== v16 ==
==> flow/design.v <==
`timescale 1ns / 1ps
module adder_1bit(a, b, ci, s, co);
	input wire a,b,ci;
	output wire s,co;
	and (c1,a,b), (c2,b,ci), (c3,a,ci);
	xor (s1,a,b), (s,s1,ci);
	or (co,c1,c2,c3);
endmodule
`timescale 1ns / 1ps
module adder_32bits(A, B, Ctr, S, Co,Cy);
	parameter size=32;
   input [size:1] A;
   input [size:1] B;
   input Ctr;
   output [size:1] S;
   output Co;
	output Cy;
	wire[size-1:1]  Ctemp;
	wire[size:1]    Bo;
	assign Bo={32{Ctr}}^B;
adder_1bit 	A1(.a(A[1]),.b(Bo[1]),.ci(Ctr),.s(S[1]),.co(Ctemp[1])),
		A2(A[2],Bo[2],Ctemp[1],S[2],Ctemp[2]),
		A3(A[3],Bo[3],Ctemp[2],S[3],Ctemp[3]),
		A4(A[4],Bo[4],Ctemp[3],S[4],Ctemp[4]),
		A5(A[5],Bo[5],Ctemp[4],S[5],Ctemp[5]),
		A6(A[6],Bo[6],Ctemp[5],S[6],Ctemp[6]),
		A7(A[7],Bo[7],Ctemp[6],S[7],Ctemp[7]),
		A8(A[8],Bo[8],Ctemp[7],S[8],Ctemp[8]),
		A9(A[9],Bo[9],Ctemp[8],S[9],Ctemp[9]),
		A10(A[10],Bo[10],Ctemp[9],S[10],Ctemp[10]),
		A11(A[11],Bo[11],Ctemp[10],S[11],Ctemp[11]),
		A12(A[12],Bo[12],Ctemp[11],S[12],Ctemp[12]),
		A13(A[13],Bo[13],Ctemp[12],S[13],Ctemp[13]),
		A14(A[14],Bo[14],Ctemp[13],S[14],Ctemp[14]),
		A15(A[15],Bo[15],Ctemp[14],S[15],Ctemp[15]),
		A16(A[16],Bo[16],Ctemp[15],S[16],Ctemp[16]),
		A17(A[17],Bo[17],Ctemp[16],S[17],Ctemp[17]),
		A18(A[18],Bo[18],Ctemp[17],S[18],Ctemp[18]),
		A19(A[19],Bo[19],Ctemp[18],S[19],Ctemp[19]),
		A20(A[20],Bo[20],Ctemp[19],S[20],Ctemp[20]),
		A21(A[21],Bo[21],Ctemp[20],S[21],Ctemp[21]),
		A22(A[22],Bo[22],Ctemp[21],S[22],Ctemp[22]),
		A23(A[23],Bo[23],Ctemp[22],S[23],Ctemp[23]),
		A24(A[24],Bo[24],Ctemp[23],S[24],Ctemp[24]),
		A25(A[25],Bo[25],Ctemp[24],S[25],Ctemp[25]),
		A26(A[26],Bo[26],Ctemp[25],S[26],Ctemp[26]),
		A27(A[27],Bo[27],Ctemp[26],S[27],Ctemp[27]),
		A28(A[28],Bo[28],Ctemp[27],S[28],Ctemp[28]),
		A29(A[29],Bo[29],Ctemp[28],S[29],Ctemp[29]),
		A30(A[30],Bo[30],Ctemp[29],S[30],Ctemp[30]),
		A31(A[31],Bo[31],Ctemp[30],S[31],Ctemp[31]),
		A32(A[32],Bo[32],Ctemp[31],S[32],Co);
		assign Cy=(!(A[32]^Bo[32]))*(A[32]^S[32]);
endmodule
module mul_32_32_64(clk, rst, start, a, b, out, idle);
   input clk;
   input rst;
   input start;
   input [31:0] a, b;
   output reg [63:0] out;
   output idle;
   reg [63:0]        out_r;
   parameter START = 1'b0, CALC = 1'b1;
   reg [4:0]         count;
   reg               state;
   reg               last;
   wire [33:0]       tmp_sum;
   wire [33:0]       a_ext;
   wire [33:0]       addend;
   wire [2:0]        booth;
   assign idle = (state == START);
   assign a_ext = {{2{a[31]}}, a};
   assign booth = {out_r[1:0], last};
   assign addend = (booth[1] ^ booth[0]) ? a_ext : {a_ext[32:0], 1'b0} & {34{booth[2] ^ booth[0]}};
   assign tmp_sum = {{2{out_r[63]}}, out_r[63:32]} + (addend ^ {34{booth[2]}}) + {33'b0, booth[2]};
   always @(posedge clk) begin
      if (rst) begin
         state <= START;
         count <= 5'b00000;
      end else begin
      case (state)
        START: begin
           if (start) begin
              out_r <= {32'b0, b};
              last <= 1'b0;
              count <= 5'b00000;
              state <= CALC;
           end
        end
        CALC: begin
           if (~count[4]) begin
              count <= count + 1;
              out_r[63:30] <= tmp_sum[33:0];
              out_r[29:0] <= out_r[31:2];
              last <= out_r[1];
           end  
           else begin
              out <= out_r;
              state <= START;
              count <= 5'b00000;
           end
        end  
        default:;
      endcase  
      end
   end  
endmodule  
module div_64_32_32(clk, rst, start, a, b, quo, mod, idle);
   input clk;
   input rst;
   input start;
   input [63:0] a;
   input [31:0] b;
   output reg [31:0] quo, mod;
   output idle;
   reg [31:0]        quo_r;
   reg [33:0]        mod_r;
   parameter START = 2'b00, CALC = 2'b01, FIN = 2'b11;
   reg [1:0]         state;
   reg [4:0]         count;
   wire [33:0]       b_ext;
   wire [33:0]       tmp_sum;
   reg               op;
   assign idle = (state == START);
   assign b_ext = {2'b00, b};
   assign tmp_sum = mod_r + (b_ext ^ {34{op}}) + {33'b0, op};
   always @(posedge clk) begin
      if (rst) begin
         state <= START;
         count <= 5'b00000;
      end else begin
      case (state)
        START: begin
           if (start) begin
              mod_r <= {1'b0, a[63:31]};
              quo_r <= {a[30:0], 1'b0};
              op <= 1;     
              count <= 5'b00000;
              state <= CALC;
           end
        end
        CALC: begin
           if (count != 5'b11111) begin
              mod_r <= {tmp_sum[32:0], quo_r[31]};
              quo_r <= {quo_r[30:0], ~tmp_sum[33]};
              op <= ~tmp_sum[33];
              count <= count + 1;
           end
           else begin
              quo_r <= {quo_r[30:0], ~tmp_sum[33]};
              mod_r <= tmp_sum[33] ? tmp_sum + b_ext : tmp_sum;
              state <= FIN;
              count <= 5'b00000;
           end
        end
        FIN: begin
           quo <= quo_r;
           mod <= mod_r[31:0];
           state <= START;
           count <= 5'b00000;
        end
        default: state <= START;
      endcase  
      end
   end  
endmodule  
module int_calc(clk, rst, start, A, B, done, int_add, int_sub, int_mul, int_div, int_mod, addCo, addCy, subCo, subCy);
   input clk;
   input rst;
   input start;
   input [63:0] A;
   input [31:0] B;
   output done;
   output [31:0] int_add;
   output [31:0] int_sub;
   output [63:0] int_mul;
   output [31:0] int_div;
   output [31:0] int_mod;
	output addCo;
	output addCy;
	output subCo;
	output subCy;
   reg [31:0] a_r;
   reg [31:0] b_r;
   reg        busy;
   wire       mul_idle;
   wire       div_idle;
   assign done = busy & mul_idle & div_idle;
   always @(posedge clk) begin
      if (start) begin
         a_r <= A[31:0];
         b_r <= B;
      end
      if (rst) busy <= 1'b0;
      else if (start) busy <= 1'b1;
      else if (done) busy <= 1'b0;
   end
   adder_32bits adder(.A(a_r),
                      .B(b_r),
                      .Ctr(1'b0),
                      .S(int_add),
                      .Co(addCo),
                      .Cy(addCy));
   adder_32bits suber(.A(a_r),
                      .B(b_r),
                      .Ctr(1'b1),
                      .S(int_sub),
                      .Co(subCo),
                      .Cy(subCy));
   mul_32_32_64 muler(.clk(clk),
                      .rst(rst),
                      .start(start),
                      .a(a_r),
                      .b(B),
                      .out(int_mul),
                      .idle(mul_idle));
   div_64_32_32 diver(.clk(clk),
                      .rst(rst),
                      .start(start),
                      .a(A),
                      .b(b_r),
                      .quo(int_div),
                      .mod(int_mod),
                      .idle(div_idle));
endmodule  
clock: 10.6 ns
lec_check: 0
cap_margin: 20
core_margin: 2
core_utilization: 72
cts_cluster_diameter: 52
cts_cluster_size: 39
place_density: 0.37
setup_slack_margin: 2.7
slew_margin: 20
run.sh (not shown) runs the stock make flow with config.mk's settings and CLKGATE_MAP_FILE=.
v16 had finished all stages when the layout checks came back failing, citing negative setup slack.
The inputs of v12 differ from those of v16 as listed below.
Settings: PLACE_DENSITY removed (was 0.37); SETUP_SLACK_MARGIN changed from 2.7 to 1.5; CTS_CLUSTER_SIZE removed (was 39); CORE_UTILIZATION changed from 72 to 40; CTS_CLUSTER_DIAMETER removed (was 52); the clock period (ns, I/O delays scaled along) changed from 10.6 to 21.0.
Results
v12 ended with every stage complete and zero timing, DRC or antenna violations. When the final numbers for v12 and v16 were put side by side, the post-detailed-route wirelength per cell turned out to be greater in v16. Summary — global-route usage, v12 relative to v16: lower, by 20 points. Delta (v12 minus v16): sequential power went down, final cell utilization of the core fell 39 points, area growth from synthesis to layout rose by 1.3 points.
What v58 does differently from v12 at the input level:
Settings: swapping 40 for 43 in CORE_UTILIZATION; swapping 21.0 for 10.6 in the clock period (ns, I/O delays scaled along).
==> results <==
- The flow completed for v58, but it is not clean: the layout still shows negative setup slack.
- Slew at the pin with the worst max-slew slack on v58 is up relative to v12.
- The combinational group share of total power of v58 exceeds that of v12 by 0.5 points.
- [compare] base=v12 new=v58: mean routed wirelength per cell rose 0.33%; utilization rose 4.2 points.

* * *

build 1:
// int_calc: RTL as listed in full above, without the edits since
clock: 13.7 ns
lec_check: 0
cap_margin: 20
core_margin: 2
core_utilization: 72
cts_cluster_size: 39
place_density_lb_addon: 0.27
setup_slack_margin: 3.98
slew_margin: 20
In build 1 the implementation completed, yet the final layout does not meet the checks, the culprit being setup timing.
> inputs changed (build 1 -> build 88)
Settings: swapping 72 for 58 in CORE_UTILIZATION; clearing PLACE_DENSITY_LB_ADDON, which used to be 0.27; swapping 3.98 for 1.5 in SETUP_SLACK_MARGIN; clearing CTS_CLUSTER_SIZE, which used to be 39; swapping 13.7 for 10.7 in the clock period (ns, I/O delays scaled along).
### Flow results
Of the runs build 1 and build 88, none of them finished clean.
Build 1 -> stages 100% | layout checks FAIL | setup timing
Complete run, failing final checks: build 88, reason setup timing.
Build 1 → build 88: power higher; share of cell area taken by flip-flops and latches lower; power density over cell area higher.
Peak ir drop on the vdd network: build 88 vs build 1 down 21%
Ratio of final minimum period to clock period for build 88 is higher than for build 1.
Build 88: site row count 7 above build 1
The inputs of build 90 differ from those of build 88 as listed below.
Settings: changing CORE_UTILIZATION from 58 to 61; changing the clock period (ns, I/O delays scaled along) from 10.7 to 13.2.
## What came out
Ran to the end and failed final checks on setup timing: build 90.
Changes observed in build 90 relative to build 88: number of rows created at floorplan shrank by 2.9%, violation count after the first detailed-route iteration went up 173, worst setup slack grew by 2040 ps.
Build 90: share of the clock period used by the worst path after layout lower than build 88
Compared build 90 vs build 88, and global-route wire length before repair is up in build 90.
Of build 88 and build 90, the lower global-route usage belongs to build 88.
Total power after layout was higher in build 88 than in build 90.
Looking at number of cells after detailed placement, build 90 sits 0.96% below build 88.
### build 90 -> build 53
Settings: swapping 61 for 72 in CORE_UTILIZATION; putting CTS_CLUSTER_SIZE at 31 where nothing was set; swapping 13.2 for 15.0 in the clock period (ns, I/O delays scaled along).
[summary]
From the logs: build 53 reached the end of the flow and failed the layout checks with setup timing. Comparing number of vias per cell after detailed routing for build 53 and build 90, the bigger number came from build 53. Worst reg-to-reg path cell count for build 53 is higher than for build 90. Diff build 90 -> build 53 | combinational group share of total power | increase of 1.5 points. Comparing build 53 and build 90, the higher share of total power in the clock network was measured on build 90.
Power figures rest on the tool's default switching activity, not on a simulated workload.
